==> flow/config.mk <==
export PLATFORM = sky130hd
export DESIGN_NAME = HandwashSensor
export DESIGN_NICKNAME = HandwashSensor
export VERILOG_FILES = /design/flow/design.v
export SDC_FILE = /design/flow/constraint.sdc
export NUM_CORES = 4
export LEC_CHECK = 0
export CAP_MARGIN = 35
export CORE_ASPECT_RATIO = 0.76
export CORE_MARGIN = 2
export CORE_UTILIZATION = 72
export CTS_CLUSTER_DIAMETER = 29
export CTS_CLUSTER_SIZE = 78
export GPL_ROUTABILITY_DRIVEN = 1
export GPL_TIMING_DRIVEN = 1
export MAX_ROUTING_LAYER = met5
export PLACE_DENSITY_LB_ADDON = 0.26
export SETUP_SLACK_MARGIN = 0.58
export SLEW_MARGIN = 0
export TNS_END_PERCENT = 20
==> flow/constraint.sdc <==
create_clock -name core_clock -period 4.68 [get_ports {clk}]
set_input_delay 0.9360 -clock core_clock [delete_from_list [all_inputs] [get_ports {clk}]]
set_output_delay 0.9360 -clock core_clock [all_outputs]
set_load 0.01 [all_outputs]
==> flow/design.v <==
module HandwashSensor(
    input clk,
    input reset,
    input acceptLeftHandDistance,
    input [15:0] leftHandDistance,
    input acceptLeftHandGain,
    input [7:0] leftHandGain,
    input acceptRightHandDistance,
    input [15:0] rightHandDistance,
    input acceptRightHandGain,
    input [7:0] rightHandGain,
    output waterOn
);
reg [15:0] leftHandDistanceHeld;
 always@(posedge clk)  begin
     if(reset)
         leftHandDistanceHeld <= 0;
     else if(acceptLeftHandDistance)
         leftHandDistanceHeld <= leftHandDistance;
     else
         leftHandDistanceHeld <= leftHandDistanceHeld;
 end
reg [7:0] leftHandGainHeld;
 always@(posedge clk)  begin
     if(reset)
         leftHandGainHeld <= 0;
     else if(acceptLeftHandGain)
         leftHandGainHeld <= leftHandGain;
     else
         leftHandGainHeld <= leftHandGainHeld;
 end
reg [15:0] rightHandDistanceHeld;
 always@(posedge clk)  begin
     if(reset)
         rightHandDistanceHeld <= 0;
     else if(acceptRightHandDistance)
         rightHandDistanceHeld <= rightHandDistance;
     else
         rightHandDistanceHeld <= rightHandDistanceHeld;
 end
reg [7:0] rightHandGainHeld;
 always@(posedge clk)  begin
     if(reset)
         rightHandGainHeld <= 0;
     else if(acceptRightHandGain)
         rightHandGainHeld <= rightHandGain;
     else
         rightHandGainHeld <= rightHandGainHeld;
 end
wire [15:0] leftHand;
 wire [23:0] leftHandDistanceHeld_Mult_leftHandGainHeld;
 DSP48_AxB dsp_leftHandDistanceHeld_Mult_leftHandGainHeld(
     .CLK(clk),
     .A({ {9{1'b0}}, leftHandDistanceHeld}),
     .B({ {10{1'b0}}, leftHandGainHeld}),
     .P(leftHandDistanceHeld_Mult_leftHandGainHeld)
 );
 reg [16:0] leftHandDistanceHeld_Mult_leftHandGainHeld_ShiftR_7;
 always@(posedge clk) begin
     if(reset)
         leftHandDistanceHeld_Mult_leftHandGainHeld_ShiftR_7 <= 0;
     else
         leftHandDistanceHeld_Mult_leftHandGainHeld_ShiftR_7 <= leftHandDistanceHeld_Mult_leftHandGainHeld >> 7;
 end
 assign leftHand = leftHandDistanceHeld_Mult_leftHandGainHeld_ShiftR_7;
wire [15:0] rightHand;
 wire [23:0] rightHandDistanceHeld_Mult_rightHandGainHeld;
 DSP48_AxB dsp_rightHandDistanceHeld_Mult_rightHandGainHeld(
     .CLK(clk),
     .A({ {9{1'b0}}, rightHandDistanceHeld}),
     .B({ {10{1'b0}}, rightHandGainHeld}),
     .P(rightHandDistanceHeld_Mult_rightHandGainHeld)
 );
 reg [16:0] rightHandDistanceHeld_Mult_rightHandGainHeld_ShiftR_7;
 always@(posedge clk) begin
     if(reset)
         rightHandDistanceHeld_Mult_rightHandGainHeld_ShiftR_7 <= 0;
     else
         rightHandDistanceHeld_Mult_rightHandGainHeld_ShiftR_7 <= rightHandDistanceHeld_Mult_rightHandGainHeld >> 7;
 end
 assign rightHand = rightHandDistanceHeld_Mult_rightHandGainHeld_ShiftR_7;
parameter threshold = 1500;
assign waterOn = leftHand != 0 && rightHand != 0 && (leftHand < threshold || rightHand < threshold);
endmodule
module DSP48_AxB
   (CLK,
    A,
    B,
    P);
  input CLK;
  input [24:0]A;
  input [17:0]B;
  output [42:0]P;
assign P = A*B;
endmodule
==> flow/run.sh <==
#!/bin/bash
# the make line also repeats each setting of config.mk as NAME=value (left out here)
make -C /OpenROAD-flow-scripts/flow DESIGN_CONFIG=/design/flow/config.mk WORK_HOME=/design/flow/orfs CLKGATE_MAP_FILE= finish
==> ci_impl_report.md, run 1 <==
## PnR job results

| Metric | Value |
|---|---|
| Post-synth top cells | inv_1, and2_1, fa_1 |
| Aoi share | 6.09% |
| Die X | 141 um |
| Power Dens Cells | 192 nW/um^2 |
| Antenna violations before repair | 5 |
| Overflow after GRT | 0 |
| P_clk | 0.788 mW |
| Max clock buf depth | 2 |
| WL/cell | 25.3 um |
| Hold Path Class | reg -> reg |
| Static Leakage | 6.10 nW |
| Die height | 108 um |
| CP startpoint | rightHandGainHeld[6] |
| Setup slack at placement | 0.0201 ns |
| Layout check faults | negative setup slack |
| Mapped Area | 10200 sq um |
| Clock slew at the register clock pins of the worst setup and hold paths | 0.07 ns |
| Outcome | finished with violations |
| Slowest-stage cell, CP | fa_1 |
| WP buf/inv | 5 |
| Post-synthesis cell count | 1139 |
| CTS H-Tree Depth | 3 |
| Top cell by count, worst path | fa_1 |
| Die Size | 15200 sq um |
| CP required | 4.99 ns |
| Tcrit/Tclk final | 106% |
| CP Cell Sequence | buf_12, nand2_4, fa_1, fa_1, inv_2, fa_1, inv_2, fa_1, inv_1, ha_4, nand2_1, o21ai_2, buf_4, a31o_4, a21oi_4, or4bb_1, a21oi_1, and2_1 |
| Post-synth EDFFs | 0 |
| Sink Count | 80 |
| Peak VDD IR | 0.000213 V |
| Buffers added on ports | 54 |
| Hpwl dp | 18800 um |
| Sequential share of power | 34.2% |
| Worst Max-Slew Pin Slew | 0.794 ns |
| CP Data Arrival Time | 5.27 ns |
| FILL cells | 496 |
| Clock skew after layout | 0.0118 ns |
| Crit path depth | 18 |
| WHS Path Cells | 2 |
| Via count | 9473 |
| ANT nets after route | 0 |
| Top Family by Delay on Critical Path | adder cells |
| Simple share | 20.7% |
| Comb. pwr | 0.773 mW |
| NetSw | 0.869 mW |
| Crit end category | flip-flop |
| First-pass GRT wire length | 44100 um |
| RSZ-0062 raised after global routing | true |
| Fraction of registers with async set/reset | 0% |
| Fmax | 202 MHz |
| Largest stage delay on the critical path | 0.61 ns |
| Max Cap Viol | 0 |
| Most frequent cell after synthesis | inv_1 |
| Initial Util | 74.7% |
| Post-Route WL | 35700 um |
| Setup ws final | -0.275 ns |
| GRT Util Overall | 37.3% |
| Seq cells post-synth | 80 |
| CTS buffer count | 9 |
| Ports | 55 |
| Largest net degree at the start of global routing | 45 |
| Slew HR | 47.0% |
| Synth mux share | 5.02% |
| Seq. pwr | 0.811 mW |
| Syn avg cell area | 8.99 sq um |
| Cell area leaders | fa_1, dfxtp_1, and2_1 |
| Final Util | 90.3% |
| R2r setup slk | -0.28 ns |
| XOR/XNOR Area Share | 2.65% |
| Vias in the first global route | 8969 |
| Clk pwr share | 33.2% |
| Hold Buf Count CTS | 0 |
| Final Hold Violating Endpoints | 0 |
| Reg2Reg Launch Point | rightHandGainHeld[6] |
| Yosys adder share | 41.6% |
| Layout Nets | 1527 |
| Top Consumer | sequential cells |
| Worst hold endpoint | rightHandGainHeld[7] |
| Startpoint Class | flip-flop |
| Dominant comb cell | adder cells |
| Comb power frac | 32.6% |
| Placer congestion estimate | 0.960 |
| Synthesized net count | 1435 |
| Root Driver | clkbuf_16 |
| # rows | 37 |
| DRT iter0 DRCs | 1297 |
| Cell type with the largest total area | fa_1 |
| Slew Limit Fails | 0 |
| Clock Latency Late Sink | 0.37 ns |
| Sequential area share after synthesis | 15.6% |
| Synth top area share | 32.1% |
| CP max FO | 7 |
| Pint | 1.50 mW |
| Yosys warning tally | 3 |
| Layout area overhead | 20.9% |
| # Cells Yosys | 1139 |
| DRC Markers | 0 |
| Kind of critical path | reg -> reg |
| Final setup viols | 12 |
| Min cycle time layout | 4.96 ns |
| R2r worst-path depth | 18 |
| TritonCTS clock tree | built |
| Ys flop type | dfxtp_1 |
| Sw frac | 36.6% |
| Log Warnings | 30 |
| Vias per cell | 6.70 |
| Yosys synthesis chip area | 10200 sq um |
| Hold path start | rightHandGainHeld[7] |
| Core Footprint | 13700 sq um |
| DR pass1 iterations | 8 |
| Unique cell types | 53 |
## cell type report
type | count | area (sq um) | share of cell area, %
inverters | 189 | 709 | 5.73
diodes | 2 | 5.00 | 0.0404
well taps | 175 | 219 | 1.77
multi-input cells | 831 | 8270 | 66.8
clock inverters | 5 | 65.1 | 0.526
repair buffers | 120 | 1170 | 9.49
clock buffers | 11 | 243 | 1.96
flip-flops and latches | 80 | 1690 | 13.7
## per-layer routing
metal | wire, um | up-vias | track usage [%]
met1 | 12100 | 4458 | 49.9
met5 | 61 | - | 0
li1 | - | 3727 | -
met4 | 3000 | 4 | 15.0
met3 | 4960 | 360 | 6.78
met2 | 15600 | 924 | 61.4
## per-stage QoR
step / cells / hold slack [ns] / area (sq um) / TNS, ns / power [mW]
floorplan: 1139 / 0.509 / 10500 / 0 / 1.20
finish: 1413 / 0.594 / 12400 / -1.62 / 2.37
detailed placement: 1357 / 0.584 / 11200 / 0 / 1.40
global route: 1412 / 0.606 / 12400 / -2.76 / 2.42
CTS: 1393 / 0.566 / 11900 / 0 / 2.18
global placement: 1355 / 0.573 / 11200 / 0 / 1.37
## repair_timing
item	in CTS	in global routing
pin swaps	25	48
setup buffers	20	17
resized	64	82
endpoints found under the setup margin	27	29
==> run 2, diff against run 1 <==
Settings changed: ABC_AREA set to 1, CAP_MARGIN 35 to 5, CORE_ASPECT_RATIO 0.76 to unset, CORE_UTILIZATION 72 to 70, CTS_CLUSTER_DIAMETER 29 to 40, CTS_CLUSTER_SIZE 78 to 72, GPL_ROUTABILITY_DRIVEN 1 to unset, GPL_TIMING_DRIVEN 1 to unset, MAX_ROUTING_LAYER met5 to unset, PLACE_DENSITY_LB_ADDON 0.26 to unset, SETUP_SLACK_MARGIN 0.58 to -0.25, SLEW_MARGIN 0 to 20, TNS_END_PERCENT 20 to unset.
Clock period 4.68 ns to 3.63 ns, I/O delays scaled along.
==> ci_impl_report.md, run 2 <==
### Metrics collected by this job

| Metric | Value |
|---|---|
| Hold Buf Count CTS | 0 |
| Simple share | 21.4% |
| Hpwl dp | 22900 um |
| Seq cells post-synth | 80 |
| XOR/XNOR Area Share | 0.634% |
| Synthesized net count | 1869 |
| Synth mux share | 0% |
| Die Size | 16800 sq um |
| Buffers added on ports | 54 |
| # rows | 45 |
| Stopping stage | 5_1_grt |
| Aoi share | 8.28% |
| Tool Error | [ERROR GRT-0232] Routing congestion too high. Check the congestion heatmap in the GUI. |
| Cell type with the largest total area | fa_1 |
| Ports | 55 |
| Dominant comb cell | adder cells |
| Root Driver | clkbuf_16 |
| Sequential area share after synthesis | 14.5% |
| Most frequent cell after synthesis | inv_1 |
| Initial Util | 72.1% |
| Core Footprint | 15300 sq um |
| Post-synth top cells | inv_1, nand2_1, fa_1 |
| Syn avg cell area | 7.02 sq um |
| Die height | 130 um |
| Unique cell types | 34 |
| CTS H-Tree Depth | 3 |
| Overflow after GRT | 1281 |
| Fraction of registers with async set/reset | 0% |
| Synth top area share | 29.7% |
| Post-synthesis cell count | 1573 |
| Yosys adder share | 38.6% |
| CTS buffer count | 9 |
| Post-synth EDFFs | 0 |
| Sink Count | 80 |
| Cell area leaders | fa_1, dfxtp_1, inv_1 |
| Outcome | stopped before the end |
| Mapped Area | 11000 sq um |
| Die X | 130 um |
| # Cells Yosys | 1573 |
| Max clock buf depth | 2 |
| GRT Util Overall | 91.9% |
| Yosys synthesis chip area | 11000 sq um |
| Placer congestion estimate | 0.894 |
| Yosys warning tally | 3 |
| Ys flop type | dfxtp_1 |
run 2: per-layer routing:
layer	overflow	global-route usage, %
met1	9	80.6
met2	990	128
met3	5	59.9
met4	277	110
met5	0	12.4
run 2: what timing repair did:
item / CTS
pin swaps: 92
gates cloned: 0
resized: 250
buffers inserted: 48
endpoints found under the setup margin: 32
run 2: metrics by stage:
step | setup slack, ns | instance area (sq um) | setup TNS (ns) | instances
after floorplan | -0.264 | 11300 | -5.69 | 1573
after global placement | -0.708 | 12800 | -17.08 | 1910
after detailed placement | -0.717 | 12800 | -18.61 | 1910
after CTS | -0.352 | 14200 | -8.32 | 1964
==> run 3, diff against run 2 <==
Settings changed: CAP_MARGIN 5 to 20, CTS_CLUSTER_DIAMETER 40 to 61, CTS_CLUSTER_SIZE 72 to unset, SETUP_SLACK_MARGIN -0.25 to unset.
Clock period 3.63 ns to 3.7 ns, I/O delays scaled along.
==> ci_impl_report.md, run 3 <==
### Metrics collected by this job

| Metric | Value |
|---|---|
| Seq cells post-synth | 80 |
| Unique cell types | 34 |
| CTS buffer count | 9 |
| Sequential area share after synthesis | 14.5% |
| Tool Error | [ERROR GRT-0232] Routing congestion too high. Check the congestion heatmap in the GUI. |
| Stopping stage | 5_1_grt |
| Mapped Area | 11000 sq um |
| Simple share | 21.4% |
| Ports | 55 |
| Core Footprint | 15300 sq um |
| Overflow after GRT | 1703 |
| Max clock buf depth | 2 |
| Buffers added on ports | 54 |
| Yosys warning tally | 3 |
| Syn avg cell area | 7.02 sq um |
| Hold Buf Count CTS | 0 |
| GRT Util Overall | 96.5% |
| Synth mux share | 0% |
| Yosys adder share | 38.6% |
| Yosys synthesis chip area | 11000 sq um |
| Placer congestion estimate | 0.904 |
| Synth top area share | 29.7% |
| Die height | 130 um |
| Outcome | stopped before the end |
| Initial Util | 72.1% |
| Most frequent cell after synthesis | inv_1 |
| XOR/XNOR Area Share | 0.634% |
| Sink Count | 80 |
| Die X | 130 um |
| Post-synthesis cell count | 1573 |
| Synthesized net count | 1869 |
| # rows | 45 |
| # Cells Yosys | 1573 |
| Dominant comb cell | adder cells |
| CTS H-Tree Depth | 3 |
| Cell area leaders | fa_1, dfxtp_1, inv_1 |
| Post-synth top cells | inv_1, nand2_1, fa_1 |
| Post-synth EDFFs | 0 |
| Cell type with the largest total area | fa_1 |
| Hpwl dp | 23600 um |
| Root Driver | clkbuf_16 |
| Ys flop type | dfxtp_1 |
| Fraction of registers with async set/reset | 0% |
| Aoi share | 8.28% |
| Die Size | 16800 sq um |
[run 3: per-layer routing]
| metal | track usage [%] | GRT overflow |
|---|---|---|
| met5 | 19.7 | 0 |
| met4 | 116 | 334 |
| met3 | 59.0 | 4 |
| met2 | 140 | 1362 |
| met1 | 81.5 | 3 |
[run 3: what timing repair did]
action | in CTS
resized | 186
gates cloned | 2
buffers inserted | 27
pin swaps | 72
endpoints found under the setup margin | 32
[run 3: through the flow]
step           utilization, %  worst slack (ns)  instance area [sq um]  total power [mW]  cells
3_5_place_dp             86.6            -0.559                  13300              2.77   1914
4_1_cts                  93.9            -0.292                  14400              3.92   1959
2_1_floorplan               -           -0.0761                  11700              2.15   1573
3_3_place_gp             86.6            -0.421                  13300              2.69   1914
==> run 4, diff against run 3 <==
Settings changed: ABC_AREA 1 to unset, CAP_MARGIN 20 to 35, CORE_ASPECT_RATIO set to 1.71, CORE_UTILIZATION 70 to 72, CTS_CLUSTER_DIAMETER 61 to 41, CTS_CLUSTER_SIZE set to 78, GPL_ROUTABILITY_DRIVEN set to 1, GPL_TIMING_DRIVEN set to 1, MAX_ROUTING_LAYER set to met5, PLACE_DENSITY set to 0.36, SETUP_SLACK_MARGIN set to -0.01, SLEW_MARGIN 20 to 30, TNS_END_PERCENT set to 20.
Clock period 3.7 ns to 4.45 ns, I/O delays scaled along.
==> ci_impl_report.md, run 4 <==
## PnR job results

| Metric | Value |
|---|---|
| RSZ-0062 raised after global routing | true |
| Sequential share of power | 32.0% |
| Final setup viols | 19 |
| First-pass GRT wire length | 50900 um |
| Pint | 1.69 mW |
| Startpoint Class | flip-flop |
| DR pass1 iterations | 9 |
| Core Footprint | 14000 sq um |
| Largest net degree at the start of global routing | 57 |
| Ys flop type | dfxtp_1 |
| Yosys warning tally | 3 |
| CP max FO | 7 |
| Min cycle time layout | 4.93 ns |
| Antenna violations before repair | 3 |
| Reg2Reg Launch Point | leftHandGainHeld[5] |
| Placed instance count | 1455 |
| Post-synthesis cell count | 1139 |
| WHS Path Cells | 2 |
| Synth top area share | 32.1% |
| Hold Buf Count CTS | 0 |
| Syn avg cell area | 8.99 sq um |
| Synthesized net count | 1435 |
| NetSw | 0.931 mW |
| Finished Layout Cells | 1492 |
| Hold path start | rightHandDistanceHeld[11] |
| CP Cell Sequence | buf_6, buf_6, and2_4, fa_1, inv_2, fa_1, inv_2, fa_1, inv_2, fa_2, inv_1, ha_1, a21oi_2, a21oi_1, o21ai_0, a21oi_1, o21ai_1, mux2_1 |
| Slowest-stage cell, CP | fa_1 |
| Yosys synthesis chip area | 10200 sq um |
| Log Warnings | 31 |
| ANT nets after route | 0 |
| Die Size | 15200 sq um |
| Final Cell Area | 12900 sq um |
| Fmax | 203 MHz |
| Vias per cell | 6.37 |
| Kind of critical path | reg -> reg |
| CTS H-Tree Depth | 3 |
| Final Hold Violating Endpoints | 0 |
| Final hold slack | 0.572 ns |
| WL/cell | 24.4 um |
| Hpwl dp | 21000 um |
| Root Driver | clkbuf_16 |
| Synth mux share | 5.02% |
| WP buf/inv | 6 |
| Yosys adder share | 41.6% |
| Comb. pwr | 0.919 mW |
| Worst hold endpoint | rightHandDistanceHeld[11] |
| Placer congestion estimate | 0.915 |
| Layout area overhead | 26.2% |
| Sink Count | 80 |
| Crit end category | flip-flop |
| Unique cell types | 53 |
| Top Consumer | combinational logic |
| Static Leakage | 6.43 nW |
| Post-synth top cells | inv_1, and2_1, fa_1 |
| # rows | 57 |
| Seq cells post-synth | 80 |
| Cell type with the largest total area | fa_1 |
| Top Family by Delay on Critical Path | adder cells |
| Clock Latency Late Sink | 0.37 ns |
| Ports | 55 |
| Seq. pwr | 0.837 mW |
| Overflow after GRT | 0 |
| # Cells Yosys | 1139 |
| Slew HR | 26.0% |
| R2r setup slk | -0.48 ns |
| Initial Util | 72.9% |
| Layout Nets | 1604 |
| Post-synth EDFFs | 0 |
| Mapped Area | 10200 sq um |
| TritonCTS clock tree | built |
| Power Dens Cells | 203 nW/um^2 |
| FILL cells | 546 |
| Setup slack at placement | -0.341 ns |
| Aoi share | 6.09% |
| Outcome | finished with violations |
| XOR/XNOR Area Share | 2.65% |
| DRC Markers | 0 |
| CP startpoint | leftHandGainHeld[5] |
| Fraction of registers with async set/reset | 0% |
| GRT Util Overall | 44.3% |
| Hold Path Class | reg -> reg |
| Buffers added on ports | 54 |
| Comb power frac | 35.1% |
| Clock skew after layout | 0.00595 ns |
| Max clock buf depth | 2 |
| Most frequent cell after synthesis | inv_1 |
| Final Util | 91.9% |
| Setup ws final | -0.478 ns |
| Die X | 95.2 um |
| Tcrit/Tclk final | 111% |
| Sequential area share after synthesis | 15.6% |
| CTS buffer count | 9 |
| Sw frac | 35.6% |
| Total power | 2.62 mW |
| Slew Limit Fails | 0 |
| Clock slew at the register clock pins of the worst setup and hold paths | 0.07 ns |
| Post-Route WL | 36300 um |
| Layout check faults | negative setup slack |
| P_clk | 0.863 mW |
| Cell area leaders | fa_1, dfxtp_1, and2_1 |
| Clk pwr share | 32.9% |
| Setup TNS | -4.52 ns |
| DRT iter0 DRCs | 997 |
| Placed Area | 11900 sq um |
| Dominant comb cell | adder cells |
| Simple share | 20.7% |
| Vias in the first global route | 10364 |
| Die height | 160 um |
| Crit path depth | 18 |
| CP required | 4.71 ns |
| CP Data Arrival Time | 5.19 ns |
| Via count | 9507 |
| Largest stage delay on the critical path | 0.55 ns |
| R2r worst-path depth | 18 |
| Peak VDD IR | 0.000181 V |
| Max Cap Viol | 0 |
| Worst Max-Slew Pin Slew | 1.10 ns |
run 4: area by class of cell:
type / count / area (sq um) / area share (%)
Antenna cell: 2 / 5.00 / 0.0387
Clock buffer: 9 / 225 / 1.74
Clock inverter: 7 / 100 / 0.775
Inverter: 189 / 712 / 5.51
Multi-Input combinational cell: 831 / 8260 / 63.9
Sequential cell: 80 / 1660 / 12.9
Tap cell: 177 / 221 / 1.71
Timing Repair Buffer: 197 / 1740 / 13.5
run 4: what timing repair did:
| action | CTS | global route |
|---|---|---|
| pin swaps | 47 | 51 |
| gates resized | 75 | 70 |
| buffers inserted | 14 | 5 |
| endpoints found under the setup margin | 20 | 25 |
run 4: routing by layer:
metal	share of wire (%)	track usage [%]	routed length [um]
met2	49	77.2	17900
met1	28	39.9	10200
met5	0.050	0	18
met3	11	13.9	3980
met4	12	36.3	4230
==> run 5, diff against run 4 <==
Settings changed: CORE_ASPECT_RATIO 1.71 to 0.76, CORE_MARGIN 2 to 3, CTS_CLUSTER_DIAMETER 41 to unset, PLACE_DENSITY 0.36 to unset, PLACE_DENSITY_LB_ADDON set to 0.26, SETUP_SLACK_MARGIN -0.01 to -0.35, SLEW_MARGIN 30 to 0.
Clock period 4.45 ns to 4.76 ns, I/O delays scaled along.
==> ci_impl_report.md, run 5 <==
## PnR job results

| Metric | Value |
|---|---|
| CTS buffer count | 9 |
| Worst hold endpoint | rightHandDistanceHeld[13] |
| Layout check faults | negative setup slack |
| Comb power frac | 26.7% |
| XOR/XNOR Area Share | 2.65% |
| Simple share | 20.7% |
| Antenna violations before repair | 0 |
| Die height | 110 um |
| DRT iter0 DRCs | 654 |
| DRC Markers | 0 |
| Global routing usage on met3 | 6.17% |
| CTS H-Tree Depth | 3 |
| Post-CTS setup buffers | 0 |
| Most frequent cell after synthesis | inv_1 |
| Cell type with the largest total area | fa_1 |
| Setup ws final | -0.0884 ns |
| Post-synth EDFFs | 0 |
| Sink Count | 80 |
| WHS Path Cells | 2 |
| Sequential area share after synthesis | 15.6% |
| Mapped Area | 10200 sq um |
| Aoi share | 6.09% |
| Hold Path Class | reg -> reg |
| Seq cells post-synth | 80 |
| Largest stage delay on the critical path | 0.56 ns |
| Initial Util | 74.7% |
| Clock slew at the register clock pins of the worst setup and hold paths | 0.06 ns |
| Clock skew after layout | 0.00567 ns |
| Met1 usage | 45.5% |
| Final setup viols | 7 |
| Syn avg cell area | 8.99 sq um |
| Crit end category | flip-flop |
| Comb. pwr | 0.590 mW |
| R2r worst-path depth | 16 |
| Synthesized net count | 1435 |
| CP startpoint | leftHandDistanceHeld[4] |
| Die Size | 15700 sq um |
| Outcome | finished with violations |
| Sw frac | 31.4% |
| DR pass1 iterations | 5 |
| Layout area overhead | 13.2% |
| Kind of critical path | reg -> reg |
| Unique cell types | 53 |
| Max clock buf depth | 2 |
| # rows | 37 |
| Seq. pwr | 0.790 mW |
| Max Cap Viol | 0 |
| Final Cell Area | 11600 sq um |
| Pint | 1.52 mW |
| Post-Route WL | 24300 um |
| GRT Util Overall | 33.0% |
| Via count | 8138 |
| Peak VDD IR | 0.000165 V |
| Yosys warning tally | 3 |
| R2r setup slk | -0.09 ns |
| WL/cell | 17.5 um |
| Top Family by Delay on Critical Path | adder cells |
| Placer congestion estimate | 0.891 |
| Slowest-stage cell, CP | fa_1 |
| Fmax | 206 MHz |
| NetSw | 0.693 mW |
| Hold path start | rightHandDistanceHeld[13] |
| Met2 GRT Util | 53.6% |
| FILL cells | 777 |
| Sequential share of power | 35.8% |
| Fraction of registers with async set/reset | 0% |
| Worst Max-Slew Pin Slew | 1.04 ns |
| Static Leakage | 5.91 nW |
| Ports | 55 |
| Power Dens Cells | 191 nW/um^2 |
| Cell area leaders | fa_1, dfxtp_1, and2_1 |
| Most used routing layer | met2 |
| Largest net degree at the start of global routing | 50 |
| Ys flop type | dfxtp_1 |
| Reg2Reg Launch Point | leftHandDistanceHeld[4] |
| CP Data Arrival Time | 5.09 ns |
| Placed Area | 11200 sq um |
| WP buf/inv | 3 |
| CP required | 5.01 ns |
| Overflow after GRT | 0 |
| N_diodes | 0 |
| P_clk | 0.830 mW |
| Startpoint Class | flip-flop |
| Clock Latency Late Sink | 0.35 ns |
| Yosys synthesis chip area | 10200 sq um |
| CP Cell Sequence | nand2_1, fa_1, fa_1, inv_1, fa_1, inv_1, fa_1, inv_1, ha_1, a21oi_1, o21ai_0, a221oi_4, o21bai_1, a41o_1, a21oi_1, mux2_2 |
| Post-synthesis cell count | 1139 |
| Min cycle time layout | 4.85 ns |
| Log Warnings | 27 |
| Hold Buf Count CTS | 0 |
| Setup slack at placement | -0.127 ns |
| Top Consumer | clock |
| Root Driver | clkbuf_16 |
| Final Hold Violating Endpoints | 0 |
| Vias in the first global route | 8617 |
| First-pass GRT wire length | 40900 um |
| Yosys adder share | 41.6% |
| Layout Nets | 1508 |
| Top cell by count, worst path | fa_1 |
| Die X | 143 um |
| # Cells Yosys | 1139 |
| CP max FO | 9 |
| Post-synth top cells | inv_1, and2_1, fa_1 |
| Synth top area share | 32.1% |
| Core Footprint | 13700 sq um |
| ANT nets after route | 0 |
| Hpwl dp | 18500 um |
| Slew Limit Fails | 0 |
| Buffers added on ports | 54 |
| Dominant comb cell | adder cells |
| Vias per cell | 5.85 |
| Crit path depth | 16 |
| Clk pwr share | 37.6% |
| Slew HR | 30.8% |
| Synth mux share | 5.02% |
| TritonCTS clock tree | built |
| Tcrit/Tclk final | 102% |
==> run 5: area by class of cell <==
cell class	count	area, sq um	share of cell area [%]
clock buffers	10	239	2.06
clock inverters	5	104	0.896
inverters	189	709	6.12
multi-input cells	831	7780	67.1
flip-flops and latches	80	1620	14.0
well taps	175	219	1.89
repair buffers	101	916	7.90
==> run 5: repair_timing <==
item / in CTS / in global routing
resized: 0 / 12
endpoints found under the hold margin: 0 / 0
endpoints found under the setup margin: 0 / 8
==> run 5: per-layer routing <==
metal,wire (um),vias to the layer above
li1,-,3680
met1,10200,4035
met2,11400,364
met3,2070,59
met4,601,0
met5,0,-
==> run 5: metrics by stage <==
stage                     power, mW  util, %  setup TNS (ns)  cells  hold WS (ns)
final                          2.21     84.6          -0.343   1391         0.576
after global routing           2.31     84.6           -2.89   1391         0.591
after CTS                      2.20     84.4          -0.906   1391         0.584
after detailed placement       1.37     81.9          -0.291   1376         0.565
after global placement         1.34     81.6               0   1374         0.541
after floorplan                1.15        -               0   1139         0.529
==> run 6, diff against run 5 <==
Settings changed: CELL_PAD_IN_SITES_DETAIL_PLACEMENT set to 2, CORE_ASPECT_RATIO 0.76 to 1.1, CORE_MARGIN 3 to 2, CORE_UTILIZATION 72 to 35, CTS_CLUSTER_SIZE 78 to 88, GPL_ROUTABILITY_DRIVEN 1 to 0, GPL_TIMING_DRIVEN 1 to 0, PLACE_DENSITY_LB_ADDON 0.26 to 0.08, SETUP_SLACK_MARGIN -0.35 to unset, SLEW_MARGIN 0 to 20.
Clock period 4.76 ns to 5.46 ns, I/O delays scaled along.
==> ci_impl_report.md, run 6 <==
## PnR job results

| Metric | Value |
|---|---|
| GRT Util Overall | 20.3% |
| WP buf/inv | 4 |
| Synth mux share | 5.02% |
| Fmax | 193 MHz |
| Clock skew after layout | 0.0105 ns |
| Layout area overhead | 12.8% |
| Syn avg cell area | 8.99 sq um |
| Root Driver | clkbuf_16 |
| CP max FO | 10 |
| N_diodes | 0 |
| Kind of critical path | reg -> reg |
| Top Family by Delay on Critical Path | adder cells |
| Cell area leaders | fa_1, dfxtp_1, and2_1 |
| Reg2Reg Launch Point | leftHandGainHeld[7] |
| Clock slew at the register clock pins of the worst setup and hold paths | 0.07 ns |
| CP Cell Sequence | clkbuf_2, nand2_1, fa_1, fa_1, inv_1, fa_1, inv_1, fa_1, inv_1, ha_1, a21oi_1, o21ai_0, a221oi_4, o21bai_1, a41o_1, a21oi_1, mux2_2 |
| Slew HR | 45.0% |
| CTS buffer count | 9 |
| CP required | 5.70 ns |
| Crit path depth | 17 |
| Final Util | 40.2% |
| Yosys synthesis chip area | 10200 sq um |
| Fraction of registers with async set/reset | 0% |
| Post-CTS setup buffers | 0 |
| CP startpoint | leftHandGainHeld[7] |
| Met2 WL post-DR | 15800 um |
| Post-Route WL | 29100 um |
| Post-synth top cells | inv_1, and2_1, fa_1 |
| ANT nets after route | 0 |
| Tcrit/Tclk final | 94.8% |
| R2r worst-path depth | 17 |
| Power Dens Cells | 159 nW/um^2 |
| DRC Markers | 0 |
| Worst Max-Slew Pin Slew | 0.825 ns |
| Final hold slack | 0.592 ns |
| Peak VDD IR | 0.0000973 V |
| Initial Util | 35.7% |
| Ys flop type | dfxtp_1 |
| Unique cell types | 53 |
| P_clk | 0.647 mW |
| Sequential area share after synthesis | 15.6% |
| Sw frac | 34.0% |
| DRT iter0 DRCs | 117 |
| Slowest-stage cell, CP | fa_1 |
| M1 WL | 11900 um |
| Post-synthesis cell count | 1139 |
| Synthesized net count | 1435 |
| Sink Count | 80 |
| Aoi share | 6.09% |
| WHS Path Cells | 2 |
| TritonCTS clock tree | built |
| DR pass1 iterations | 4 |
| Synth top area share | 32.1% |
| CTS H-Tree Depth | 3 |
| Max clock buf depth | 2 |
| Min cycle time layout | 5.17 ns |
| Met3 routed WL | 545 um |
| Clock Latency Late Sink | 0.35 ns |
| Final setup viols | 0 |
| Outcome | no timing/DRC/antenna violations |
| Via count | 7809 |
| Die height | 183 um |
| Die Size | 30600 sq um |
| Layout Nets | 1496 |
| Largest net degree at the start of global routing | 14 |
| Comb power frac | 27.3% |
| Log Warnings | 26 |
| Antenna violations before repair | 0 |
| # Cells Yosys | 1139 |
| Slew Limit Fails | 0 |
| Dominant comb cell | adder cells |
| Top Consumer | sequential cells |
| First-pass GRT wire length | 48800 um |
| Seq. pwr | 0.688 mW |
| Seq cells post-synth | 80 |
| Pint | 1.21 mW |
| Max Cap Viol | 0 |
| Vias in the first global route | 9244 |
| Ports | 55 |
| Top cell by count, worst path | fa_1 |
| Setup TNS | 0 ns |
| Core Footprint | 28700 sq um |
| Highest routing layer actually used | met4 |
| Buffers added on ports | 50 |
| R2r setup slk | 0.29 ns |
| Final Hold Violating Endpoints | 0 |
| Vias per cell | 4.96 |
| Sequential share of power | 37.5% |
| Yosys adder share | 41.6% |
| Static Leakage | 5.71 nW |
| Overflow after GRT | 0 |
| Simple share | 20.7% |
| Most frequent cell after synthesis | inv_1 |
| WL/cell | 18.5 um |
| Clk pwr share | 35.2% |
| Largest stage delay on the critical path | 0.50 ns |
| Comb. pwr | 0.501 mW |
| Hpwl dp | 23800 um |
| Post-synth EDFFs | 0 |
| Hold path start | leftHandGainHeld[4] |
| Startpoint Class | flip-flop |
| Die X | 167 um |
| Crit end category | flip-flop |
| Hold Path Class | reg -> reg |
| # rows | 65 |
| Cell type with the largest total area | fa_1 |
| NetSw | 0.625 mW |
| Worst hold endpoint | leftHandGainHeld[4] |
| Yosys warning tally | 3 |
| CP Data Arrival Time | 5.41 ns |
| XOR/XNOR Area Share | 2.65% |
| Mapped Area | 10200 sq um |
==> run 6: cell type report <==
cell class,count,area (sq um)
fillers,3215,17200
multi-input cells,831,7790
flip-flops and latches,80,1610
inverters,189,709
repair buffers,51,512
well taps,368,460
clock buffers,12,246
plain buffers,38,165
clock inverters,4,51.3
==> run 6: repair_timing <==
action / in CTS / in global routing
gates cloned: 0 / 0
hold buffers: 0 / 0
endpoints found under the setup margin: 7 / 10
gates resized: 12 / 22
==> run 6: stage by stage <==
step                      area (sq um)  power, mW  setup slack [ns]  instances
after floorplan                  10200       1.00             0.702       1139
after global routing             11500       1.96         -0.000407       1573
after detailed placement         11200       1.21            -0.160       1558
final                            11500       1.84             0.286       1573
after CTS                        11500       1.87            0.0205       1574
after global placement           11200       1.19            -0.176       1557
==> run 6: layer usage <==
metal	vias up	track usage, %
met5	-	0
met4	0	6.10
met3	46	2.40
met2	90	40.1
met1	4022	22.5
li1	3651	-
==> run 7, diff against run 6 <==
Settings changed: ABC_AREA set to 1, CAP_MARGIN 35 to 0, CELL_PAD_IN_SITES_DETAIL_PLACEMENT 2 to unset, CORE_ASPECT_RATIO 1.1 to 0.91, CORE_UTILIZATION 35 to 72, CTS_CLUSTER_DIAMETER set to 54, CTS_CLUSTER_SIZE 88 to 93, GPL_ROUTABILITY_DRIVEN 0 to unset, GPL_TIMING_DRIVEN 0 to unset, MAX_ROUTING_LAYER met5 to met4, PLACE_DENSITY_LB_ADDON 0.08 to unset, SETUP_SLACK_MARGIN set to 0.45, TNS_END_PERCENT 20 to 75.
Clock period 5.46 ns to 5.41 ns, I/O delays scaled along.
==> ci_impl_report.md, run 7 <==
## PnR job results

| Metric | Value |
|---|---|
| Simple share | 21.4% |
| Crit path depth | 17 |
| Dominant comb cell | adder cells |
| Fmax | 212 MHz |
| Die X | 134 um |
| Max clock buf depth | 2 |
| Placer congestion estimate | 0.954 |
| Tcrit/Tclk final | 87.1% |
| WL/cell | 14.7 um |
| Sw frac | 38.4% |
| Hold Path Class | reg -> reg |
| ANT nets after route | 0 |
| Final setup viols | 0 |
| Hpwl dp | 20800 um |
| Layout area overhead | 7.65% |
| Buffers added on ports | 54 |
| Cell type with the largest total area | fa_1 |
| CP Data Arrival Time | 4.96 ns |
| Slowest-stage cell, CP | dfxtp_1 |
| GRT Util Overall | 35.5% |
| Seq. pwr | 0.769 mW |
| Largest net degree at the start of global routing | 45 |
| WP buf/inv | 4 |
| Syn avg cell area | 7.02 sq um |
| Finished Layout Cells | 1773 |
| Overflow after GRT | 0 |
| Placed instance count | 1758 |
| Top Consumer | combinational logic |
| Setup ws final | 0.697 ns |
| Min cycle time layout | 4.71 ns |
| Slew HR | 49.8% |
| Peak VDD IR | 0.000189 V |
| Post-Route WL | 26100 um |
| # rows | 43 |
| Slew Limit Fails | 0 |
| Post-synth EDFFs | 0 |
| N_diodes | 0 |
| R2r setup slk | 0.70 ns |
| Top Family by Delay on Critical Path | adder cells |
| Outcome | no timing/DRC/antenna violations |
| Core Footprint | 15100 sq um |
| Ys flop type | dfxtp_1 |
| First-pass GRT wire length | 44800 um |
| Power Dens Cells | 188 nW/um^2 |
| Clock slew at the register clock pins of the worst setup and hold paths | 0.06 ns |
| FILL cells | 1146 |
| Sequential area share after synthesis | 14.5% |
| NetSw | 0.858 mW |
| R2r worst-path depth | 17 |
| Post-synth top cells | inv_1, nand2_1, fa_1 |
| Via count | 9546 |
| XOR/XNOR Area Share | 0.634% |
| CP required | 5.66 ns |
| WHS Path Cells | 2 |
| Final Hold Violating Endpoints | 0 |
| Die Size | 16300 sq um |
| Yosys warning tally | 3 |
| Worst Max-Slew Pin Slew | 0.752 ns |
| Root Driver | clkbuf_16 |
| Reg2Reg Launch Point | leftHandGainHeld[2] |
| Cell area leaders | fa_1, dfxtp_1, inv_1 |
| Pint | 1.37 mW |
| Static Leakage | 7.28 nW |
| Startpoint Class | flip-flop |
| Setup slack at placement | 0.758 ns |
| Vias in the first global route | 9383 |
| Post-CTS setup buffers | 0 |
| Initial Util | 73.1% |
| Hold Buf Count CTS | 0 |
| Die height | 122 um |
| Vias per cell | 5.38 |
| Post-synthesis cell count | 1573 |
| Antenna violations before repair | 0 |
| CTS H-Tree Depth | 3 |
| Post-CTS resize count | 0 |
| Fraction of registers with async set/reset | 0% |
| Comb power frac | 35.3% |
| Final hold slack | 0.658 ns |
| Mapped Area | 11000 sq um |
| Setup TNS | 0 ns |
| DRC Markers | 0 |
| DRT iter0 DRCs | 964 |
| P_clk | 0.675 mW |
| Sequential share of power | 34.4% |
| DR pass1 iterations | 5 |
| TritonCTS clock tree | built |
| Crit end category | flip-flop |
| # Cells Yosys | 1573 |
| Comb. pwr | 0.788 mW |
| Aoi share | 8.28% |
| Clk pwr share | 30.2% |
| CP max FO | 17 |
| RSZ-0062 raised after global routing | false |
| Max Cap Viol | 0 |
| Unique cell types | 34 |
| Synth mux share | 0% |
| Most frequent cell after synthesis | inv_1 |
| Clock Latency Late Sink | 0.35 ns |
| Log Warnings | 28 |
| Yosys adder share | 38.6% |
| Sink Count | 80 |
| Seq cells post-synth | 80 |
| CTS buffer count | 9 |
| Yosys synthesis chip area | 11000 sq um |
| CP Cell Sequence | nand2_1, fa_1, fa_1, inv_1, fa_1, inv_1, fa_1, inv_1, ha_1, nand2_1, nor2_1, inv_1, o21ai_2, nand3_1, nand3_1, nand2_1, nor2_1 |
| Ports | 55 |
| Hold path start | rightHandDistanceHeld[0] |
| Clock skew after layout | 0.0139 ns |
| Kind of critical path | reg -> reg |
| Synth top area share | 29.7% |
| Largest stage delay on the critical path | 0.73 ns |
| Synthesized net count | 1869 |
| Worst hold endpoint | rightHandDistanceHeld[0] |
| Layout Nets | 1863 |
| CP startpoint | leftHandGainHeld[2] |
==> run 7: layout make-up <==
| cell class | instances | area [sq um] | area share [%] |
|---|---|---|---|
| Timing Repair Buffer | 55 | 548 | 4.61 |
| Multi-Input combinational cell | 1006 | 7610 | 64.0 |
| Sequential cell | 80 | 1610 | 13.5 |
| Inverter | 415 | 1560 | 13.1 |
| Tap cell | 202 | 253 | 2.13 |
| Clock inverter | 6 | 92.6 | 0.779 |
| Clock buffer | 9 | 225 | 1.89 |
==> run 7: per-stage QoR <==
step	power [mW]	instance area [sq um]	util (%)
global route	2.40	11900	78.6
global placement	1.52	11600	76.5
detailed placement	1.55	11600	76.5
finish	2.23	11900	78.6
CTS	2.22	11900	78.6
floorplan	1.31	11000	-
==> run 7: layer usage <==
layer | wire length (um) | track usage (%)
met5 | 0 | -
met4 | 315 | 7.18
met3 | 2800 | 8.24
met2 | 11200 | 51.4
met1 | 11700 | 51.3
==> run 8, diff against run 7 <==
Settings changed: ABC_AREA 1 to unset, CAP_MARGIN 0 to 20, CORE_ASPECT_RATIO 0.91 to unset, CORE_UTILIZATION 72 to 58, CTS_CLUSTER_DIAMETER 54 to unset, CTS_CLUSTER_SIZE 93 to unset, MAX_ROUTING_LAYER met4 to unset, SETUP_SLACK_MARGIN 0.45 to unset, TNS_END_PERCENT 75 to unset.
Clock period 5.41 ns to 3.29 ns, I/O delays scaled along.
==> ci_impl_report.md, run 8 <==
## PnR job results

| Metric | Value |
|---|---|
| Outcome | finished with violations |
| Layout check faults | negative setup slack |
| Final Util | 78.2% |
| Static Leakage | 6.71 nW |
| Hold Buf Count CTS | 0 |
| Seq. pwr | 1.12 mW |
| Yosys synthesis chip area | 10200 sq um |
| Hold Path Class | reg -> reg |
| Post-synth EDFFs | 0 |
| TritonCTS clock tree | built |
| Layout Nets | 1647 |
| Yosys adder share | 41.6% |
| R2r worst-path depth | 15 |
| Most frequent cell after synthesis | inv_1 |
| NetSw | 1.06 mW |
| Tcrit/Tclk final | 135% |
| Log Warnings | 31 |
| Reg2Reg Launch Point | leftHandGainHeld[4] |
| P_clk | 1.04 mW |
| Cell type with the largest total area | fa_1 |
| Clock skew after layout | 0.0156 ns |
| Buffers added on ports | 54 |
| Worst hold endpoint | leftHandDistanceHeld[3] |
| Clk pwr share | 31.7% |
| Layout area overhead | 32.0% |
| Synth mux share | 5.02% |
| WP buf/inv | 2 |
| DRC Markers | 0 |
| Core Footprint | 17300 sq um |
| Initial Util | 59.2% |
| XOR/XNOR Area Share | 2.65% |
| Pint | 2.23 mW |
| Slew HR | 38.4% |
| Sequential share of power | 34.1% |
| Top cell by count, worst path | fa_1 |
| Die X | 137 um |
| CP Cell Sequence | and2_4, fa_1, fa_1, fa_1, inv_1, fa_1, inv_1, ha_4, and3_4, and3_4, a221oi_4, o21bai_2, a41o_1, a21oi_1, mux2_2 |
| Seq cells post-synth | 80 |
| Final Cell Area | 13500 sq um |
| Crit end category | flip-flop |
| Mapped Area | 10200 sq um |
| Unique cell types | 53 |
| Worst Max-Slew Pin Slew | 0.924 ns |
| Sequential area share after synthesis | 15.6% |
| Antenna violations before repair | 0 |
| Peak VDD IR | 0.000291 V |
| Syn avg cell area | 8.99 sq um |
| CP Data Arrival Time | 4.67 ns |
| Final setup viols | 32 |
| Total power | 3.29 mW |
| Comb power frac | 34.2% |
| Power Dens Cells | 244 nW/um^2 |
| Placed Area | 12600 sq um |
| Dominant comb cell | adder cells |
| # rows | 48 |
| CP startpoint | leftHandGainHeld[4] |
| RSZ-0062 raised after global routing | true |
| Kind of critical path | reg -> reg |
| Post-Route WL | 24800 um |
| DRT iter0 DRCs | 267 |
| Sw frac | 32.2% |
| First-pass GRT wire length | 43100 um |
| DR pass1 iterations | 4 |
| GRT Util Overall | 29.8% |
| Yosys warning tally | 3 |
| Hpwl dp | 19700 um |
| Root Driver | clkbuf_16 |
| Ports | 55 |
| WHS Path Cells | 2 |
| Fmax | 226 MHz |
| CP required | 3.53 ns |
| Die height | 137 um |
| Top Family by Delay on Critical Path | adder cells |
| Synth top area share | 32.1% |
| Slew Limit Fails | 0 |
| Hold path start | leftHandDistanceHeld[3] |
| Max clock buf depth | 2 |
| Die Size | 18700 sq um |
| CP max FO | 7 |
| Comb. pwr | 1.13 mW |
| Max Cap Viol | 0 |
| Top Consumer | combinational logic |
| Simple share | 20.7% |
| Vias per cell | 5.18 |
| Sink Count | 80 |
| Startpoint Class | flip-flop |
| Clock slew at the register clock pins of the worst setup and hold paths | 0.07 ns |
| Min cycle time layout | 4.43 ns |
| CTS buffer count | 9 |
| Largest net degree at the start of global routing | 53 |
| R2r setup slk | -1.14 ns |
| ANT nets after route | 0 |
| Via count | 8184 |
| Vias in the first global route | 9016 |
| CTS H-Tree Depth | 3 |
| Clock Latency Late Sink | 0.35 ns |
| Placer congestion estimate | 0.864 |
| Synthesized net count | 1435 |
| Cell area leaders | fa_1, dfxtp_1, and2_1 |
| WL/cell | 15.7 um |
| Aoi share | 6.09% |
| Slowest-stage cell, CP | fa_1 |
| Overflow after GRT | 0 |
| # Cells Yosys | 1139 |
| Ys flop type | dfxtp_1 |
| Crit path depth | 15 |
| Fraction of registers with async set/reset | 0% |
| Largest stage delay on the critical path | 0.56 ns |
| N_diodes | 0 |
| Post-synthesis cell count | 1139 |
| Final Hold Violating Endpoints | 0 |
| Setup ws final | -1.14 ns |
| Post-synth top cells | inv_1, and2_1, fa_1 |
-- run 8: cell type report --
cell class | count | area [sq um]
clock buffers | 11 | 243
clock inverters | 5 | 56.3
fillers | 1240 | 3780
inverters | 189 | 709
multi-input cells | 831 | 8500
flip-flops and latches | 80 | 1690
well taps | 225 | 282
repair buffers | 240 | 2040
-- run 8: per-stage QoR --
stage / hold slack, ns / setup WS (ns) / TNS (ns) / std cells
floorplan: 0.509 / -1.09 / -19.95 / 1139
global placement: 0.570 / -1.13 / -27.77 / 1552
CTS: 0.568 / -1.13 / -26.12 / 1581
global route: 0.589 / -1.29 / -31.38 / 1581
finish: 0.566 / -1.14 / -26.71 / 1581
detailed placement: 0.567 / -1.21 / -29.51 / 1552
-- run 8: repair_timing --
action                     CTS  global route
setup buffers               13             0
resized                    135            19
setup endpoints to repair   32            32
pin swaps                   67             2
-- run 8: layer usage --
| metal | routed length [um] | track usage, % | share of wire, % |
|---|---|---|---|
| met1 | 9500 | 32.6 | 38 |
| met2 | 13300 | 55.5 | 54 |
| met3 | 835 | 5.30 | 3.4 |
| met4 | 1150 | 13.9 | 4.6 |
| met5 | 0 | 0 | 0 |
==> run 9, diff against run 8 <==
Settings changed: ABC_AREA set to 1, CORE_UTILIZATION 58 to 72, CTS_CLUSTER_DIAMETER set to 39, CTS_CLUSTER_SIZE set to 82, PLACE_DENSITY_LB_ADDON set to 0.27, SETUP_SLACK_MARGIN set to 0.77.
Clock period 3.29 ns to 4.46 ns, I/O delays scaled along.
==> ci_impl_report.md, run 9 <==
### Metrics collected by this job

| Metric | Value |
|---|---|
| Outcome | stopped before the end |
| Stopping stage | 5_1_grt |
| Tool Error | [ERROR GRT-0232] Routing congestion too high. Check the congestion heatmap in the GUI. |
| Fraction of registers with async set/reset | 0% |
| Die height | 128 um |
| Hold Buf Count CTS | 0 |
| Yosys warning tally | 3 |
| Mapped Area | 11000 sq um |
| Yosys synthesis chip area | 11000 sq um |
| Syn avg cell area | 7.02 sq um |
| Cell type with the largest total area | fa_1 |
| GRT Util Overall | 64.0% |
| Core Footprint | 15100 sq um |
| Root Driver | clkbuf_16 |
| XOR/XNOR Area Share | 0.634% |
| Ports | 55 |
| # Cells Yosys | 1573 |
| # rows | 45 |
| Hpwl dp | 21800 um |
| Ys flop type | dfxtp_1 |
| CTS H-Tree Depth | 3 |
| Placer congestion estimate | 0.932 |
| Most frequent cell after synthesis | inv_1 |
| Synthesized net count | 1869 |
| Yosys adder share | 38.6% |
| Aoi share | 8.28% |
| Unique cell types | 34 |
| Post-synth top cells | inv_1, nand2_1, fa_1 |
| Initial Util | 73.2% |
| Sequential area share after synthesis | 14.5% |
| Cell area leaders | fa_1, dfxtp_1, inv_1 |
| Sink Count | 80 |
| Synth mux share | 0% |
| Dominant comb cell | adder cells |
| Seq cells post-synth | 80 |
| Synth top area share | 29.7% |
| CTS buffer count | 9 |
| Overflow after GRT | 5 |
| Simple share | 21.4% |
| Buffers added on ports | 54 |
| Post-synthesis cell count | 1573 |
| Die X | 128 um |
| Max clock buf depth | 2 |
| Post-synth EDFFs | 0 |
| Die Size | 16300 sq um |
| Setup slack at placement | 0.0799 ns |
==> run 9: per-layer routing <==
metal | GRT overflow | GRT usage, %
met4 | 1 | 63.9
met5 | 0 | 3.72
met3 | 0 | 42.7
met2 | 4 | 89.4
met1 | 0 | 61.2
==> run 9: stage by stage <==
step           util [%]  instance area, sq um  std cells
3_5_place_dp       80.7                 12200       1765
3_3_place_gp       80.7                 12200       1765
4_1_cts            88.1                 13300       1823
2_1_floorplan         -                 11800       1573
==> run 9: what timing repair did <==
| action | in CTS |
|---|---|
| gates cloned | 1 |
| gates resized | 159 |
| pin swaps | 71 |
| endpoints found under the setup margin | 32 |
| setup buffers | 42 |
==> run 10, diff against run 9 <==
Settings changed: CORE_UTILIZATION 72 to 70, CTS_CLUSTER_DIAMETER 39 to unset, CTS_CLUSTER_SIZE 82 to unset, PLACE_DENSITY_LB_ADDON 0.27 to unset, SETUP_SLACK_MARGIN 0.77 to unset.
Clock period 4.46 ns to 5.13 ns, I/O delays scaled along.
==> ci_impl_report.md, run 10 <==
## PnR job results

| Metric | Value |
|---|---|
| Pint | 1.42 mW |
| Simple share | 21.4% |
| Post-synthesis cell count | 1573 |
| Final Util | 77.8% |
| Yosys adder share | 38.6% |
| Post-synth top cells | inv_1, nand2_1, fa_1 |
| Slowest-stage cell, CP | dfxtp_1 |
| Dominant comb cell | adder cells |
| Synth mux share | 0% |
| Power Dens Cells | 197 nW/um^2 |
| Slew HR | 44.6% |
| Layout area overhead | 7.91% |
| CP Data Arrival Time | 4.96 ns |
| Min cycle time layout | 4.69 ns |
| Sequential share of power | 34.2% |
| Final Cell Area | 11900 sq um |
| Cell area leaders | fa_1, dfxtp_1, inv_1 |
| Post-Route WL | 26400 um |
| Max Cap Viol | 0 |
| R2r worst-path depth | 14 |
| CP required | 5.40 ns |
| Post-synth EDFFs | 0 |
| Mapped Area | 11000 sq um |
| Slew Limit Fails | 0 |
| WHS Path Cells | 2 |
| Hold Buf Count CTS | 0 |
| Peak VDD IR | 0.000153 V |
| Tcrit/Tclk final | 91.5% |
| Crit path depth | 14 |
| Placer congestion estimate | 0.930 |
| # rows | 45 |
| Die Size | 16800 sq um |
| Die X | 130 um |
| Register area | 1600 sq um |
| Sequential area share after synthesis | 14.5% |
| Clk pwr share | 29.5% |
| # Cells Yosys | 1573 |
| Most frequent cell after synthesis | inv_1 |
| GRT Util Overall | 35.0% |
| Reg2Reg Launch Point | rightHandGainHeld[3] |
| Clock Latency Late Sink | 0.36 ns |
| Crit end category | flip-flop |
| Top Family by Delay on Critical Path | adder cells |
| Layout Nets | 1867 |
| Startpoint Class | flip-flop |
| Fraction of registers with async set/reset | 0% |
| Logic area | 7610 sq um |
| Vias in the first global route | 10131 |
| WP buf/inv | 1 |
| Post-CTS resize count | 0 |
| Unique cell types | 34 |
| CP max FO | 17 |
| Setup TNS | 0 ns |
| Initial Util | 72.1% |
| R2r setup slk | 0.44 ns |
| Setup slack at placement | 0.485 ns |
| TritonCTS clock tree | built |
| Antenna violations before repair | 0 |
| Kind of critical path | reg -> reg |
| N_diodes | 0 |
| Overflow after GRT | 0 |
| Post-CTS setup buffers | 0 |
| Clock skew after layout | 0.0175 ns |
| ANT nets after route | 0 |
| Syn avg cell area | 7.02 sq um |
| Yosys warning tally | 3 |
| Global routing usage on met3 | 5.33% |
| Yosys synthesis chip area | 11000 sq um |
| WL/cell | 14.8 um |
| Sw frac | 39.6% |
| Largest stage delay on the critical path | 0.76 ns |
| Max clock buf depth | 2 |
| DR pass1 iterations | 6 |
| Largest net degree at the start of global routing | 41 |
| CTS H-Tree Depth | 3 |
| Core Footprint | 15300 sq um |
| DRC Markers | 0 |
| Final setup viols | 0 |
| Log Warnings | 28 |
| Met1 usage | 38.0% |
| NetSw | 0.930 mW |
| Aoi share | 8.28% |
| Buffers added on ports | 54 |
| Ports | 55 |
| P_clk | 0.693 mW |
| Worst hold endpoint | rightHandDistanceHeld[0] |
| Vias per cell | 5.38 |
| Hold Path Class | reg -> reg |
| Comb. pwr | 0.850 mW |
| Setup ws final | 0.437 ns |
| RSZ-0062 raised after global routing | false |
| Top Consumer | combinational logic |
| First-pass GRT wire length | 45800 um |
| CP startpoint | rightHandGainHeld[3] |
| CP Cell Sequence | nand2_1, fa_1, fa_1, fa_1, fa_1, inv_1, ha_1, nand2_1, nor4_1, nand4_1, nand3_1, nand2_1, nand2_1, nor2_1 |
| XOR/XNOR Area Share | 0.634% |
| Via count | 9609 |
| CTS buffer count | 9 |
| Hpwl dp | 20800 um |
| Ys flop type | dfxtp_1 |
| Synthesized net count | 1869 |
| Synth top area share | 29.7% |
| Placed Area | 11600 sq um |
| FILL cells | 1197 |
| Hold path start | rightHandDistanceHeld[0] |
| Static Leakage | 7.30 nW |
| Comb power frac | 36.2% |
| Sink Count | 80 |
| Die height | 130 um |
| Fmax | 213 MHz |
| Seq cells post-synth | 80 |
| Seq. pwr | 0.803 mW |
| Met2 GRT Util | 63.6% |
| Final Hold Violating Endpoints | 0 |
| Most used routing layer | met2 |
| Root Driver | clkbuf_16 |
| DRT iter0 DRCs | 758 |
| Worst Max-Slew Pin Slew | 0.830 ns |
| Outcome | no timing/DRC/antenna violations |
| Cell type with the largest total area | fa_1 |
| Clock slew at the register clock pins of the worst setup and hold paths | 0.08 ns |
[run 10: per-layer routing]
layer	vias to the layer above	wire, um
met5	-	0
met4	0	1710
met3	129	1230
met2	344	13600
met1	4552	9860
li1	4584	-
[run 10: final cells by class]
type	instances	share of cell area [%]
repair buffers	59	4.85
multi-input cells	1006	63.8
clock buffers	9	1.89
well taps	211	2.21
flip-flops and latches	80	13.4
clock inverters	7	0.703
inverters	415	13.1
[run 10: through the flow]
step / cells / power, mW / hold WS, ns
after global placement: 1771 / 1.63 / 0.648
final: 1787 / 2.35 / 0.666
after global routing: 1787 / 2.52 / 0.694
after detailed placement: 1771 / 1.65 / 0.651
after floorplan: 1573 / 1.38 / 0.556
after CTS: 1787 / 2.35 / 0.660
==> run 11, diff against run 10 <==
Settings changed: ABC_AREA 1 to unset, CORE_UTILIZATION 70 to 32.
Clock period 5.13 ns to 9.96 ns, I/O delays scaled along.
==> ci_impl_report.md, run 11 <==
## PnR job results

| Metric | Value |
|---|---|
| Hpwl dp | 17800 um |
| Yosys synthesis chip area | 10200 sq um |
| Hold path start | leftHandDistanceHeld[0] |
| Top Family by Delay on Critical Path | adder cells |
| XOR/XNOR Area Share | 2.65% |
| Largest stage delay on the critical path | 0.66 ns |
| Synthesized net count | 1435 |
| Setup TNS | 0 ns |
| Die X | 183 um |
| Overflow after GRT | 0 |
| Worst Max-Slew Pin Slew | 0.997 ns |
| RSZ-0062 raised after global routing | false |
| Met2 WL post-DR | 11200 um |
| Root Driver | clkbuf_16 |
| ANT nets after route | 0 |
| Vias per cell | 4.72 |
| Max clock buf depth | 2 |
| Die Size | 33400 sq um |
| Placer congestion estimate | 0.814 |
| WHS Path Cells | 2 |
| Min cycle time layout | 5.07 ns |
| # rows | 65 |
| Vias in the first global route | 7840 |
| Post-synth EDFFs | 0 |
| R2r setup slk | 4.89 ns |
| Pint | 0.653 mW |
| Syn avg cell area | 8.99 sq um |
| Post-Route WL | 22300 um |
| Tcrit/Tclk final | 50.9% |
| Highest routing layer actually used | met4 |
| # Cells Yosys | 1139 |
| NetSw | 0.320 mW |
| WL/cell | 14.2 um |
| Ports | 55 |
| Comb. pwr | 0.241 mW |
| Power Dens Cells | 85.1 nW/um^2 |
| Fmax | 197 MHz |
| Sequential share of power | 39.5% |
| Fraction of registers with async set/reset | 0% |
| CTS H-Tree Depth | 3 |
| Synth mux share | 5.02% |
| Comb power frac | 24.8% |
| Post-synth top cells | inv_1, and2_1, fa_1 |
| Dominant comb cell | adder cells |
| FILL cells | 3250 |
| CTS buffer count | 9 |
| N_diodes | 0 |
| Cell area leaders | fa_1, dfxtp_1, and2_1 |
| First-pass GRT wire length | 38900 um |
| CP Data Arrival Time | 5.32 ns |
| Core Footprint | 31600 sq um |
| Ys flop type | dfxtp_1 |
| R2r worst-path depth | 16 |
| Mapped Area | 10200 sq um |
| Seq cells post-synth | 80 |
| Cell type with the largest total area | fa_1 |
| Layout Nets | 1462 |
| Clk pwr share | 35.7% |
| Buffers added on ports | 54 |
| Seq. pwr | 0.385 mW |
| Post-CTS resize count | 0 |
| Clock Latency Late Sink | 0.36 ns |
| Crit path depth | 16 |
| Initial Util | 32.5% |
| Yosys adder share | 41.6% |
| DR pass1 iterations | 4 |
| Max Cap Viol | 0 |
| Hold Path Class | reg -> reg |
| CP Cell Sequence | nand2_1, fa_1, fa_1, inv_1, fa_1, inv_1, fa_1, inv_1, ha_1, a21oi_1, o21ai_0, a221oi_4, o21bai_1, a41o_1, a21oi_1, mux2_2 |
| Met3 routed WL | 875 um |
| WP buf/inv | 3 |
| Clock skew after layout | 0.00939 ns |
| Crit end category | flip-flop |
| Worst hold endpoint | leftHandDistanceHeld[0] |
| Synth top area share | 32.1% |
| Post-CTS setup buffers | 0 |
| Top Consumer | sequential cells |
| Unique cell types | 53 |
| GRT Util Overall | 14.4% |
| CP required | 10.21 ns |
| Die height | 183 um |
| Top cell by count, worst path | fa_1 |
| Log Warnings | 26 |
| Layout area overhead | 11.7% |
| Simple share | 20.7% |
| M1 WL | 9970 um |
| Peak VDD IR | 0.0000769 V |
| Hold Buf Count CTS | 0 |
| Static Leakage | 5.63 nW |
| DRC Markers | 0 |
| CP max FO | 17 |
| Slew Limit Fails | 0 |
| Yosys warning tally | 3 |
| Slew HR | 33.3% |
| Clock slew at the register clock pins of the worst setup and hold paths | 0.06 ns |
| Antenna violations before repair | 0 |
| Final setup viols | 0 |
| P_clk | 0.348 mW |
| CP startpoint | leftHandGainHeld[4] |
| Post-synthesis cell count | 1139 |
| TritonCTS clock tree | built |
| Slowest-stage cell, CP | dfxtp_1 |
| Outcome | no timing/DRC/antenna violations |
| Sw frac | 32.9% |
| Startpoint Class | flip-flop |
| Reg2Reg Launch Point | leftHandGainHeld[4] |
| Final hold slack | 0.611 ns |
| Kind of critical path | reg -> reg |
| Sink Count | 80 |
| Sequential area share after synthesis | 15.6% |
| Aoi share | 6.09% |
| DRT iter0 DRCs | 260 |
| Final Hold Violating Endpoints | 0 |
| Via count | 7424 |
| Most frequent cell after synthesis | inv_1 |
| Largest net degree at the start of global routing | 88 |
[run 11: final cells by class]
class	instances	area, sq um	share of cell area (%)
inverters	189	709	6.20
clock inverters	7	76.3	0.667
repair buffers	55	543	4.75
clock buffers	9	225	1.97
flip-flops and latches	80	1600	14.0
multi-input cells	831	7780	68.0
well taps	402	503	4.40
[run 11: per-stage QoR]
step	total power [mW]	utilization, %	cells	worst slack [ns]	cell area [sq um]
after floorplan	0.548	-	1139	5.20	10200
after global placement	0.634	35.3	1557	4.92	11100
after detailed placement	0.637	35.3	1557	4.89	11100
after CTS	0.993	36.3	1573	4.86	11400
after global routing	1.04	36.3	1573	4.51	11400
final	0.974	36.3	1573	4.89	11400
[run 11: per-layer routing]
layer  vias to the layer above  track usage [%]
li1                       3592                -
met1                      3655             17.9
met2                       155             26.1
met3                        22             2.62
met4                         0             3.17
met5                         -                0
==> run 12, diff against run 11 <==
Settings changed: ABC_AREA set to 0, CAP_MARGIN 20 to 0, CORE_UTILIZATION 32 to 72, CTS_CLUSTER_DIAMETER set to 364, CTS_CLUSTER_SIZE set to 97, PLACE_DENSITY set to 0.41, SETUP_SLACK_MARGIN set to 0.93, TNS_END_PERCENT set to 10.
Clock period 9.96 ns to 3.98 ns, I/O delays scaled along.
==> ci_impl_report.md, run 12 <==
## PnR job results

| Metric | Value |
|---|---|
| Outcome | finished with violations |
| Layout check faults | negative setup slack |
| Largest stage delay on the critical path | 0.78 ns |
| GRT Util Overall | 39.6% |
| Crit path depth | 14 |
| Dominant comb cell | adder cells |
| Slew HR | 29.4% |
| Crit end category | flip-flop |
| Clock Latency Late Sink | 0.37 ns |
| Die Size | 15200 sq um |
| CP startpoint | leftHandDistanceHeld[3] |
| Power Dens Cells | 220 nW/um^2 |
| Setup TNS | -14.61 ns |
| Ports | 55 |
| Buffers added on ports | 54 |
| Seq cells post-synth | 80 |
| CTS buffer count | 9 |
| Log Warnings | 31 |
| DRC Markers | 0 |
| Top Consumer | combinational logic |
| Post-Route WL | 32900 um |
| Kind of critical path | reg -> reg |
| Synth mux share | 5.02% |
| Placer congestion estimate | 0.892 |
| WHS Path Cells | 2 |
| XOR/XNOR Area Share | 2.65% |
| Overflow after GRT | 0 |
| Top Family by Delay on Critical Path | adder cells |
| Sink Count | 80 |
| Seq. pwr | 0.940 mW |
| Final setup viols | 29 |
| Post-synth EDFFs | 0 |
| Setup slack at placement | -0.601 ns |
| Setup ws final | -0.888 ns |
| Max Cap Viol | 0 |
| # Cells Yosys | 1139 |
| Hold Path Class | reg -> reg |
| Clock skew after layout | 0.0149 ns |
| Logic area | 8270 sq um |
| Sequential share of power | 32.9% |
| R2r setup slk | -0.89 ns |
| Register area | 1680 sq um |
| TritonCTS clock tree | built |
| FILL cells | 483 |
| Die X | 123 um |
| Fraction of registers with async set/reset | 0% |
| Yosys adder share | 41.6% |
| CP Cell Sequence | and2_4, fa_1, fa_1, fa_1, inv_1, fa_1, inv_2, ha_4, and3_4, a211o_1, a2111oi_4, nor2_2, o21ai_2, mux2_4 |
| Post-synthesis cell count | 1139 |
| Sw frac | 34.4% |
| Layout area overhead | 26.8% |
| Antenna violations before repair | 1 |
| # rows | 43 |
| Core Footprint | 13900 sq um |
| Startpoint Class | flip-flop |
| Synthesized net count | 1435 |
| Unique cell types | 53 |
| Ys flop type | dfxtp_1 |
| Yosys warning tally | 3 |
| First-pass GRT wire length | 45600 um |
| Via count | 9348 |
| Total power | 2.86 mW |
| Most frequent cell after synthesis | inv_1 |
| Final Hold Violating Endpoints | 0 |
| Hpwl dp | 19800 um |
| Comb power frac | 33.6% |
| Vias in the first global route | 9589 |
| Vias per cell | 6.22 |
| Post-synth top cells | inv_1, and2_1, fa_1 |
| Syn avg cell area | 8.99 sq um |
| Peak VDD IR | 0.000195 V |
| Reg2Reg Launch Point | leftHandDistanceHeld[3] |
| Top cell by count, worst path | fa_1 |
| Final Util | 93.5% |
| NetSw | 0.983 mW |
| DR pass1 iterations | 5 |
| Static Leakage | 6.50 nW |
| Clock slew at the register clock pins of the worst setup and hold paths | 0.08 ns |
| Worst Max-Slew Pin Slew | 1.06 ns |
| WP buf/inv | 2 |
| Fmax | 205 MHz |
| RSZ-0062 raised after global routing | true |
| Hold path start | leftHandDistanceHeld[6] |
| Hold Buf Count CTS | 0 |
| Cell type with the largest total area | fa_1 |
| Slew Limit Fails | 0 |
| Die height | 123 um |
| CTS H-Tree Depth | 3 |
| CP max FO | 6 |
| Cell area leaders | fa_1, dfxtp_1, and2_1 |
| Pint | 1.88 mW |
| R2r worst-path depth | 14 |
| Initial Util | 73.8% |
| Synth top area share | 32.1% |
| Max clock buf depth | 2 |
| Worst hold endpoint | leftHandDistanceHeld[6] |
| Aoi share | 6.09% |
| Layout Nets | 1613 |
| Simple share | 20.7% |
| Sequential area share after synthesis | 15.6% |
| DRT iter0 DRCs | 927 |
| Yosys synthesis chip area | 10200 sq um |
| Min cycle time layout | 4.87 ns |
| ANT nets after route | 0 |
| Slowest-stage cell, CP | fa_1 |
| P_clk | 0.959 mW |
| Clk pwr share | 33.5% |
| Mapped Area | 10200 sq um |
| CP Data Arrival Time | 5.11 ns |
| Largest net degree at the start of global routing | 54 |
| Tcrit/Tclk final | 122% |
| Root Driver | clkbuf_16 |
| WL/cell | 21.9 um |
| CP required | 4.23 ns |
| Comb. pwr | 0.962 mW |
[run 12: area by class of cell]
type,count,share of cell area [%]
diodes,2,0.0386
clock buffers,10,1.76
clock inverters,6,0.713
inverters,189,5.47
multi-input cells,831,63.7
flip-flops and latches,80,12.9
well taps,180,1.74
repair buffers,206,13.6
[run 12: layer usage]
metal	up-vias	share of wire, %	track usage (%)
met4	0	8.2	28.2
met1	4516	32	39.8
met3	258	8.6	8.90
met5	-	0	0
li1	3899	-	-
met2	675	51	71.5
[run 12: metrics by stage]
stage / hold slack, ns / area, sq um / cells
final: 0.611 / 13000 / 1504
after floorplan: 0.509 / 10500 / 1139
after global placement: 0.537 / 12100 / 1476
after detailed placement: 0.550 / 12100 / 1476
after CTS: 0.561 / 12700 / 1493
after global routing: 0.626 / 13000 / 1502
[run 12: what timing repair did]
action / CTS / global route
endpoints found under the hold margin: 0 / 0
setup endpoints to repair: 32 / 33
gates resized: 66 / 56
setup buffers: 1 / 9
pin swaps: 21 / 23
cloned: 0 / 0
Power and IR drop assume default switching activity.
